==> raven <==
## mips
module mips(clk, rstb, mem_wr_data, mem_addr, mem_rd_data, mem_wr_ena, PC);
make LEC_CHECK=0 CAP_MARGIN=40 CELL_PAD_IN_SITES_DETAIL_PLACEMENT=1 CORE_ASPECT_RATIO=0.74 CORE_MARGIN=8 CORE_UTILIZATION=19 CTS_CLUSTER_DIAMETER=216 CTS_CLUSTER_SIZE=79 GPL_ROUTABILITY_DRIVEN=1 GPL_TIMING_DRIVEN=0 HOLD_SLACK_MARGIN=0.11 MAX_ROUTING_LAYER=met4 MIN_ROUTING_LAYER=met2 PLACE_DENSITY_LB_ADDON=0.08 SLEW_MARGIN=5 TNS_END_PERCENT=80 finish   # period 7.24 ns
run.sh (not shown) runs the stock make flow with config.mk's settings and CLKGATE_MAP_FILE=.
==> zinc (differences from raven) <==
==> flow/config.mk (replaced) <==
export PLATFORM = sky130hd
export DESIGN_NAME = mips
export DESIGN_NICKNAME = mips
export VERILOG_FILES = /design/flow/design.v
export SDC_FILE = /design/flow/constraint.sdc
export NUM_CORES = 4
export LEC_CHECK = 0
export CAP_MARGIN = 20
export CORE_MARGIN = 2
export CORE_UTILIZATION = 66
export CTS_CLUSTER_SIZE = 58
export PLACE_DENSITY = 0.6
export SLEW_MARGIN = 20
export TNS_END_PERCENT = 5
==> flow/constraint.sdc (replaced) <==
create_clock -name core_clock -period 8.99 [get_ports {clk}]
set_input_delay 1.7980 -clock core_clock [delete_from_list [all_inputs] [get_ports {clk}]]
set_output_delay 1.7980 -clock core_clock [all_outputs]
set_load 0.01 [all_outputs]
==> garnet (differences from raven) <==
==> flow/config.mk (replaced) <==
export PLATFORM = sky130hd
export DESIGN_NAME = mips
export DESIGN_NICKNAME = mips
export VERILOG_FILES = /design/flow/design.v
export SDC_FILE = /design/flow/constraint.sdc
export NUM_CORES = 4
export LEC_CHECK = 0
export CAP_MARGIN = 20
export CORE_MARGIN = 2
export CORE_UTILIZATION = 58
export PLACE_DENSITY = 0.6
export SLEW_MARGIN = 20
==> flow/constraint.sdc (replaced) <==
create_clock -name core_clock -period 8.99 [get_ports {clk}]
set_input_delay 1.7980 -clock core_clock [delete_from_list [all_inputs] [get_ports {clk}]]
set_output_delay 1.7980 -clock core_clock [all_outputs]
set_load 0.01 [all_outputs]
==> ember (differences from raven) <==
==> flow/config.mk (replaced) <==
export PLATFORM = sky130hd
export DESIGN_NAME = mips
export DESIGN_NICKNAME = mips
export VERILOG_FILES = /design/flow/design.v
export SDC_FILE = /design/flow/constraint.sdc
export NUM_CORES = 4
export LEC_CHECK = 0
export ABC_AREA = 1
export CAP_MARGIN = 20
export CORE_MARGIN = 2
export CORE_UTILIZATION = 72
export CTS_CLUSTER_DIAMETER = 373
export CTS_CLUSTER_SIZE = 42
export PLACE_DENSITY = 0.65
export SLEW_MARGIN = 5
==> flow/constraint.sdc (replaced) <==
create_clock -name core_clock -period 5.23 [get_ports {clk}]
set_input_delay 1.0460 -clock core_clock [delete_from_list [all_inputs] [get_ports {clk}]]
set_output_delay 1.0460 -clock core_clock [all_outputs]
set_load 0.01 [all_outputs]
==> summary of the runs <==
- zinc did not get past global routing, error GRT-0116. garnet ran to the end with violations: negative setup slack. ember aborted during global routing. raven never finished: it broke off in global routing (GRT-0116).
- The highest die size belongs to raven, the lowest to ember.
- Synthesized area: garnet is higher than ember (2.3%).
- In synthesized cell count, zinc and raven do not differ.
==> figures <==
Result of the run: ember did not finish; zinc did not finish; garnet failed layout checks; raven did not finish
Failing step: ember global routing; zinc global routing; garnet -; raven global routing
Layout check failures: ember -; zinc -; garnet negative setup slack; raven -
Synthesized-area fraction occupied by adder cells: ember 23.0%; zinc 22.7%; garnet 22.7%; raven 22.7%
Die Height: ember 369 um; zinc 389 um; garnet 415 um; raven 634 um
Share of Yosys cell area claimed by the top area cell type: ember 32.1%; zinc 31.4%; garnet 31.4%; raven 31.4%
Avg Cell Area, Syn: ember 8.59 um^2; zinc 11.7 um^2; garnet 11.7 um^2; raven 11.7 um^2
Number of CTS-inserted buffers: ember 34; zinc 113; garnet 105; raven 19
FP Core Util: ember 72.7%; zinc 66.4%; garnet 58.5%; raven 19.1%
Multiplexer area fraction after synthesis: ember 0.264%; zinc 19.6%; garnet 19.6%; raven 19.6%
AND-OR/OR-AND share of the synthesized area: ember 16.7%; zinc 6.52%; garnet 6.52%; raven 6.52%
Pre-CTS worst setup slack: ember -6.73 ns; zinc -3.07 ns; garnet -2.52 ns; raven -7.96 ns
Depth of the CTS H-tree: ember 2; zinc 3; garnet 3; raven 1
Total cell area reported by yosys after synthesis: ember 95,700 um^2; zinc 97,900 um^2; garnet 97,900 um^2; raven 97,900 um^2
Cell total in the yosys stat output: ember 11,100; zinc 8,389; garnet 8,389; raven 8,389
Final estimated routing congestion in global placement: ember 1.19; zinc 1.10; garnet 1.09; raven 1.11
HPWL Detailed: ember 307 mm; zinc 355 mm; garnet 302 mm; raven 576 mm
Number of nets produced by synthesis: ember 12,900; zinc 10,200; garnet 10,200; raven 10,200


==> build 5: inputs <==
mips again, from the RTL that the note above started with.
Settings: LEC_CHECK=0, CAP_MARGIN=20, CELL_PAD_IN_SITES_GLOBAL_PLACEMENT=3, CORE_ASPECT_RATIO=0.94, CORE_MARGIN=2, CORE_UTILIZATION=40, GPL_TIMING_DRIVEN=0, MAX_ROUTING_LAYER=met5, PLACE_DENSITY_LB_ADDON=0.3, SETUP_SLACK_MARGIN=1.09, SLEW_MARGIN=25, TNS_END_PERCENT=35; clock period 23.0 ns.
==> inputs of trial 1, as changes to build 5 <==
==> flow/config.mk (replaced) <==
export PLATFORM = sky130hd
export DESIGN_NAME = mips
export DESIGN_NICKNAME = mips
export VERILOG_FILES = /design/flow/design.v
export SDC_FILE = /design/flow/constraint.sdc
export NUM_CORES = 4
export LEC_CHECK = 0
export ABC_AREA = 1
export CAP_MARGIN = 20
export CORE_MARGIN = 2
export CORE_UTILIZATION = 72
export CTS_CLUSTER_SIZE = 56
export PLACE_DENSITY = 0.65
export SLEW_MARGIN = 5
==> flow/constraint.sdc (replaced) <==
create_clock -name core_clock -period 5.24 [get_ports {clk}]
set_input_delay 1.0480 -clock core_clock [delete_from_list [all_inputs] [get_ports {clk}]]
set_output_delay 1.0480 -clock core_clock [all_outputs]
set_load 0.01 [all_outputs]
==> inputs of build 59, as changes to build 5 <==
==> flow/config.mk (replaced) <==
export PLATFORM = sky130hd
export DESIGN_NAME = mips
export DESIGN_NICKNAME = mips
export VERILOG_FILES = /design/flow/design.v
export SDC_FILE = /design/flow/constraint.sdc
export NUM_CORES = 4
export LEC_CHECK = 0
export CAP_MARGIN = 20
export CELL_PAD_IN_SITES_DETAIL_PLACEMENT = 2
export CORE_ASPECT_RATIO = 1.01
export CORE_MARGIN = 2
export CORE_UTILIZATION = 28
export CTS_CLUSTER_SIZE = 40
export MAX_ROUTING_LAYER = met4
export PLACE_DENSITY_LB_ADDON = 0.27
export SETUP_SLACK_MARGIN = 2.11
export SLEW_MARGIN = 20
export TNS_END_PERCENT = 10
==> flow/constraint.sdc (replaced) <==
create_clock -name core_clock -period 12.6 [get_ports {clk}]
set_input_delay 2.5200 -clock core_clock [delete_from_list [all_inputs] [get_ports {clk}]]
set_output_delay 2.5200 -clock core_clock [all_outputs]
set_load 0.01 [all_outputs]
==> qor summary <==
Result of the run: build 59 no timing/DRC/antenna violations; trial 1 stopped before the end; build 5 no timing/DRC/antenna violations
Stage where the flow stopped: build 59 -; trial 1 5_1_grt; build 5 -
Final-report max-slew violation count: build 59 0; trial 1 -; build 5 0
Tap Cells: build 59 4,620; trial 1 -; build 5 3,204
Final count of negative-setup-slack endpoints: build 59 0; trial 1 -; build 5 0
Flop share of the area: build 59 0.304; trial 1 -; build 5 0.311
Fraction of power spent switching nets: build 59 0.402; trial 1 -; build 5 0.402
Combinational power: build 59 6.16 mW; trial 1 -; build 5 3.28 mW
Final Net Count: build 59 10,300; trial 1 -; build 5 10,600
Crit share post-route: build 59 0.922; trial 1 -; build 5 0.687
Average footprint of a synthesized cell: build 59 11.7 um2; trial 1 8.59 um2; build 5 11.7 um2
Net switching power figure: build 59 5.85 mW; trial 1 -; build 5 3.16 mW
Leakage: build 59 43.3 nW; trial 1 -; build 5 43.6 nW
Proportion of cell area spent on the clock network: build 59 0.0341; trial 1 -; build 5 0.0354
Synthesized instance count: build 59 8,389; trial 1 11,100; build 5 8,389
Combinational share of power: build 59 0.424; trial 1 -; build 5 0.417
Initial drt markers: build 59 8,224; trial 1 -; build 5 9,722
Number of vias after detailed routing: build 59 81,200; trial 1 -; build 5 80,300
Sum of routed wire segments on met1: build 59 180,000 um; trial 1 -; build 5 177,000 um
Non-filler instance count after layout: build 59 13,300; trial 1 -; build 5 12,100
Critical path required time: build 59 13,270 ps; trial 1 -; build 5 23,650 ps
Detail-routed via count per cell: build 59 6.13; trial 1 -; build 5 6.63
Worst reg2reg path depth: build 59 49; trial 1 -; build 5 55
Share of total power in the clock network: build 59 0.252; trial 1 -; build 5 0.258
Number of distinct library cell variants in the gate-level netlist after synthesis: build 59 121; trial 1 80; build 5 121
Leading power group: build 59 combinational cells; trial 1 -; build 5 combinational cells
Comb area: build 59 63,100 um2; trial 1 -; build 5 61,400 um2
Pwr dens: build 59 129 nW/um2; trial 1 -; build 5 71.3 nW/um2
No activity file was given, so power comes from the tool's default toggle rates.
